## v14
## cpu_design
module cpu_design (reset, clock, write_read, M_address, M_data_in, M_data_out,overflow,status);
Size: ~1400 cells after synthesis, ~93 flip-flops, ~35 I/O pins, about 11000 um2 of cells after synthesis.
Settings: LEC_CHECK=0, CAP_MARGIN=5, CELL_PAD_IN_SITES_GLOBAL_PLACEMENT=0, CORE_MARGIN=2, CORE_UTILIZATION=70, CTS_CLUSTER_DIAMETER=60, CTS_CLUSTER_SIZE=61, GPL_ROUTABILITY_DRIVEN=0, GPL_TIMING_DRIVEN=1, MAX_ROUTING_LAYER=met4, SLEW_MARGIN=20; clock period 11.5 ns.
run.sh (not shown) runs the stock make flow with config.mk's settings and CLKGATE_MAP_FILE=.
v14 did not stop at any stage, and its layout met the timing, design-rule and antenna checks.
--- input diff v14..v40 ---
Settings: MAX_ROUTING_LAYER removed (was met4); CELL_PAD_IN_SITES_GLOBAL_PLACEMENT removed (was 0); CTS_CLUSTER_DIAMETER removed (was 60); GPL_ROUTABILITY_DRIVEN removed (was 0); ABC_AREA newly set to 1; CORE_UTILIZATION changed from 70 to 65; CAP_MARGIN changed from 5 to 20; GPL_TIMING_DRIVEN removed (was 1); CTS_CLUSTER_SIZE removed (was 61); the clock period (ns, I/O delays scaled along) changed from 11.5 to 9.75.
Having completed the whole flow, v40 delivered a layout that passed the timing, design-rule and antenna checks.
Of v14 and v40, the run reporting the lower floorplan row count was v14.
Sort v14 and v40 by final cell area excluding filler cells, descending, and v40 comes first.
Number of nets in the layout went up by more than a quarter going from v14 to v40.
Worst hold slack, v14 and v40, lower one = v14.
[v40 vs v14] total stage count of the critical path: higher in v40
Changes in v46 relative to v40:
Settings: a change of CORE_UTILIZATION from 65 to 66; a deleted ABC_AREA that had been 1; a change of the clock period (ns, I/O delays scaled along) from 9.75 to 10.6.
==> comparison <==
Result: PASS for each of v46 and v40. Of the two values seen for dominant non-sequential cell family after synthesis, simple AND/OR/NAND/NOR gates was produced by v40 and AND-OR/OR-AND gates by v46. Cmp v46 and v40 / number of global-route vias before repair / higher: v40. The run showing the smaller chip area in the Yosys report is v46. On net count after synthesis: v46 sits below v40.

Starting RTL as in the previous note.
Settings: LEC_CHECK=0, CAP_MARGIN=20, CORE_ASPECT_RATIO=0.72, CORE_MARGIN=2, CORE_UTILIZATION=70, CTS_CLUSTER_SIZE=47, SETUP_SLACK_MARGIN=-0.22, SLEW_MARGIN=20, TNS_END_PERCENT=5; clock period 2.78 ns.
The first run stopped in 4_1_cts.
Edit:
==> flow/config.mk (replaced) <==
export PLATFORM = sky130hd
export DESIGN_NAME = cpu_design
export DESIGN_NICKNAME = cpu_design
export VERILOG_FILES = /design/flow/design.v
export SDC_FILE = /design/flow/constraint.sdc
export NUM_CORES = 4
export LEC_CHECK = 0
export ABC_AREA = 1
export CAP_MARGIN = 20
export CORE_MARGIN = 2
export CORE_UTILIZATION = 66
export PLACE_DENSITY = 0.38
export SLEW_MARGIN = 20
==> flow/constraint.sdc (replaced) <==
create_clock -name core_clock -period 6.78 [get_ports {clock}]
set_input_delay 1.3560 -clock core_clock [delete_from_list [all_inputs] [get_ports {clock}]]
set_output_delay 1.3560 -clock core_clock [all_outputs]
set_load 0.01 [all_outputs]
This time the run went through all stages and came out clean. Die size came out higher by a little under a tenth. Area after synthesis came out higher slightly. Synthesized cell count came out higher by a quarter to a third.
Edit:
--- a/flow/config.mk
+++ b/flow/config.mk
@@ -10,4 +10,5 @@
 export CORE_MARGIN = 2
-export CORE_UTILIZATION = 66
-export PLACE_DENSITY = 0.38
+export CORE_UTILIZATION = 71
+export CTS_CLUSTER_DIAMETER = 364
+export CTS_CLUSTER_SIZE = 97
 export SLEW_MARGIN = 20
==> flow/constraint.sdc (replaced) <==
create_clock -name core_clock -period 4.95 [get_ports {clock}]
set_input_delay 0.9900 -clock core_clock [delete_from_list [all_inputs] [get_ports {clock}]]
set_output_delay 0.9900 -clock core_clock [all_outputs]
set_load 0.01 [all_outputs]
- The new run ran to the end with no violations
- worst setup slack got worse by 0.047 ns
- routed wire length rose by 1.1%
Edit:
--- a/flow/config.mk
+++ b/flow/config.mk
@@ -7,8 +7,5 @@
 export LEC_CHECK = 0
-export ABC_AREA = 1
 export CAP_MARGIN = 20
 export CORE_MARGIN = 2
-export CORE_UTILIZATION = 71
-export CTS_CLUSTER_DIAMETER = 364
-export CTS_CLUSTER_SIZE = 97
+export CORE_UTILIZATION = 24
 export SLEW_MARGIN = 20
==> flow/constraint.sdc (replaced) <==
create_clock -name core_clock -period 9.75 [get_ports {clock}]
set_input_delay 1.9500 -clock core_clock [delete_from_list [all_inputs] [get_ports {clock}]]
set_output_delay 1.9500 -clock core_clock [all_outputs]
set_load 0.01 [all_outputs]
Effect: Cell area fell slightly. Setup slack improved by 0.72 ns. Register-to-register slack gains 1.3 ns. Wire length decreases by a few percent. Hold slack gets worse by 0.028 ns. Global-route usage came out lower by 34 points.

== red ==
The RTL this note starts from:
==> flow/design.v <==
module cpu_design (reset, clock, write_read, M_address, M_data_in, M_data_out,overflow,status);
input reset,clock;
input[7:0] M_data_in;
output reg write_read,overflow;
output reg [7:0] M_data_out;
output reg[11:0] M_address;
reg[15:0] IR;
reg[7:0] MDR;
reg[11:0] MAR,PC;
reg [7:0]R0;
reg [7:0]R1;
reg [7:0]R2;
reg [7:0]R3;
reg [7:0]A;
reg [8:0]F;
output reg[2:0] status;
parameter idle=4'b0000, load=4'b0001, move=4'b0010, add=4'b0011, sub=4'b0100, AND=4'b0101;
parameter OR=4'b0110, XOR=4'b0111, shrp=4'b1000, shlp=4'b1001, swap=4'b1010, jmp=4'b1011;
parameter jz=4'b1100, read=4'b1101, write=4'b1110, stop=4'b1111; 
always@(*)  
begin
	if((reset==1)&&(status==3)&&(IR[15:12]==write)) 
		write_read=1'b1; 
	else
		write_read=1'b0; 
	M_address=MAR;
	M_data_out=MDR;
	overflow=F[8]^F[7];
 end
always @(negedge clock or negedge reset) 
begin
	if(reset==1'b0)
	begin
		MAR<=12'b000000000000;
		status<=3'b000; 
	end
	else  
		case (status)
			3'b000: begin
						status<=3'b001;
						MAR<=PC;
						case(IR[9:8])
							2'b00: A<=R0;
							2'b01: A<=R1;
							2'b10: A<=R2;
							2'b11: A<=R3;
						endcase
					end
			3'b001: begin
						if(IR[15:12]==stop)status<=1;
						else if (IR[15:12]==swap|| (IR[15:12]==jmp)|| IR[15:12]==jz || IR[15:12]==read || IR[15:12]==write) 
							status<=3'b010;
						else
							status<=3'b000;
					end
			3'b010:begin 
						if(IR[15:12]==swap)
							status <= 3'b000;
						else if ((IR[15:12]==jmp)||(IR[15:12]==read)||(IR[15:12]==write))
						begin
							MAR <= IR[11:0];
							status <= 3'b011;
						end
						else if((IR[15:12]==jz)&& (R0[7:0] == 8'b0000_0000)) 
						begin
							MAR <= IR[11:0];
							status <= 3'b011;
						end
						else
						begin
							MAR <= PC;
							status <= 3'b011;
						end
					end
			3'b011:begin
						if((IR[15:12]==write) || (IR[15:12]==read))
						begin
							MAR<=PC;
							status<=3'b100;
						end
						else
							status<=3'b000;
					 end
			3'b100:begin
						status<=3'b000;
					 end
			default:status<=3'b000;
		endcase
end
always@(posedge clock or negedge reset) 
begin
	if(reset==1'b0) 
	begin
		IR<=16'h0000;
		PC<=12'b000000000000;
		MDR<=8'b00000000;
		R0<=8'b00000000;
		R1<=8'b00000000;
		R2<=8'b00000000;
		F=9'b000000000;
		R3<=8'b00000000; 
	end
	else
	begin
		case (status)
			3'b000: begin
						IR[15:8]<=M_data_in;
						IR[7:0]<=8'b00000000; 
						PC<=PC+12'b000000000001; 
					end  
			3'b001: begin  
						case(IR[15:12]) 
							load: R0<={4'b0000,IR[11:8]}; 
							swap:begin
									case(IR[11:10])
										2'b00:begin
													case(IR[9:8])
														2'b00:R0<=R0;
														2'b01:R1<=R0;
														2'b10:R2<=R0;
														2'b11:R3<=R0;
													endcase
												end
										2'b01:begin
													case(IR[9:8])
														2'b00:R0<=R1;
														2'b01:R1<=R1;
														2'b10:R2<=R1;
														2'b11:R3<=R1;
													endcase
												end
										2'b10:begin
													case(IR[9:8])
														2'b00:R0<=R2;
														2'b01:R1<=R2;
														2'b10:R2<=R2;
														2'b11:R3<=R2;
													endcase
												end
										2'b11:begin
													case(IR[9:8])
														2'b00:R0<=R3;
														2'b01:R1<=R3;
														2'b10:R2<=R3;
														2'b11:R3<=R3;
													endcase
												end
									endcase
								  end
							shlp:begin 
									case(IR[11:10]) 
										2'b00:R0<=R0<<1;
										2'b01:R1<=R1<<1;
										2'b10:R2<=R2<<1;
										2'b11:R3<=R3<<1;
									endcase
								  end
							shrp:begin
									case(IR[11:10]) 
										2'b00:R0<=R0>>1;
										2'b01:R1<=R1>>1;
										2'b10:R2<=R2>>1;
										2'b11:R3<=R3>>1;
									endcase
								  end
							add:begin
									case(IR[11:10])
										2'b00:begin
													F=A+R0;
													R0<=F[7:0];
												end
										2'b01:begin
													F=A+R1;
													R1<=F[7:0];
												end
										2'b10:begin
													F=A+R2;
													R2<=F[7:0];
												end
										2'b11:begin
													F=A+R3;
													R3<=F[7:0];
												end
									endcase
								 end
							sub:begin
									case(IR[11:10])
										2'b00:begin
													F=R0-A;
													R0<=F[7:0];
												end
										2'b01:begin
													F=R1-A;
													R1<=F[7:0];
												end
										2'b10:begin
													F=R2-A;
													R2<=F[7:0];
												end
										2'b11:begin
													F=R3-A;
													R3<=F[7:0];
												end
									endcase
								 end
							move:begin
										case(IR[11:10])
											2'b00:R0<=A;
											2'b01:R1<=A;
											2'b10:R2<=A;
											2'b11:R3<=A;
										endcase
								  end
							AND:begin
									case(IR[11:10])
										2'b00:R0=R0 & A;
										2'b01:R1=R1 & A;
										2'b10:R2=R2 & A;
										2'b11:R3=R3 & A;
									endcase
								 end
							OR:begin
									case(IR[11:10])
										2'b00:R0=R0 | A;
										2'b01:R1=R1 | A;
										2'b10:R2=R2 | A;
										2'b11:R3=R3 | A;
									endcase
								end
							XOR:begin
									case(IR[11:10])
										2'b00:R0=R0 ^ A;
										2'b01:R1=R1 ^ A;
										2'b10:R2=R2 ^ A;
										2'b11:R3=R3 ^ A;
									endcase
								 end
							default:;
						endcase
					end 
			3'b010:begin
						case(IR[15:12])
							swap:begin
									case(IR[11:10])
										2'b00:R0<=A;
										2'b01:R1<=A;
										2'b10:R2<=A;
										2'b11:R3<=A;
									endcase
								  end
							read:begin
									IR[7:0]<=M_data_in;
									PC<=PC+12'b000000000001;
								  end
							write:begin
										IR[7:0]<=M_data_in;
										PC<=PC+12'b000000000001;
										MDR<=R0;
									end
							jmp:begin
									IR[7:0]<=M_data_in;
									PC<=PC+12'b000000000001;
								 end
							jz:begin
									IR[7:0]<=M_data_in;
									PC<=PC+12'b000000000001;
								end
						endcase
					 end
			3'b011:begin
						case(IR[15:12])
							jmp:begin
										PC<=IR[11:0];
									end
							jz:begin
									if(R0==8'b00000000)
										PC<=IR[11:0];
								end
							read:begin
									R0<=M_data_in;
								end
							default:;
						endcase
					 end
			3'b100:begin
					 end
			default:; 
		endcase
	end
end 
endmodule
clock: 9.64 ns
lec_check: 0
cap_margin: 20
cell_pad_in_sites_detail_placement: 1
core_margin: 7
core_utilization: 39
cts_cluster_size: 24
hold_slack_margin: -0.09
max_routing_layer: met5
slew_margin: 40
Relative to red, the following input files were edited for blue:
- ABC_AREA: unset -> 1
- CORE_UTILIZATION: 39 -> 72
- CELL_PAD_IN_SITES_DETAIL_PLACEMENT: 1 -> unset
- CORE_MARGIN: 7 -> 2
- HOLD_SLACK_MARGIN: -0.09 -> unset
- CTS_CLUSTER_SIZE: 24 -> unset
- MAX_ROUTING_LAYER: met5 -> unset
- SLEW_MARGIN: 40 -> 20
- the clock period (ns, I/O delays scaled along): 9.64 -> 9.75
### Flow results
Per the comparison of blue with red, setup slack fell 8.1 ps, non-clock buffering overhead in the final layout fell 1.3 points. When blue is set beside red, its synthesized cell count turns out to be about 30% larger. For the total global routing track utilization, blue came in 25 points higher than red did. On blue: via count is 1,770 higher than what red gave. Row total number of tap cells: blue lower / red higher. Delta (blue minus red): non-clock buffer instance count of the final layout fell about 30%, final area has decreased, y dimension of the die went down about 30%. Fraction of the core area covered by cells at the end of the flow, red and blue: lower on red. Post-synthesis chip area from yosys went up slightly going from red to blue.
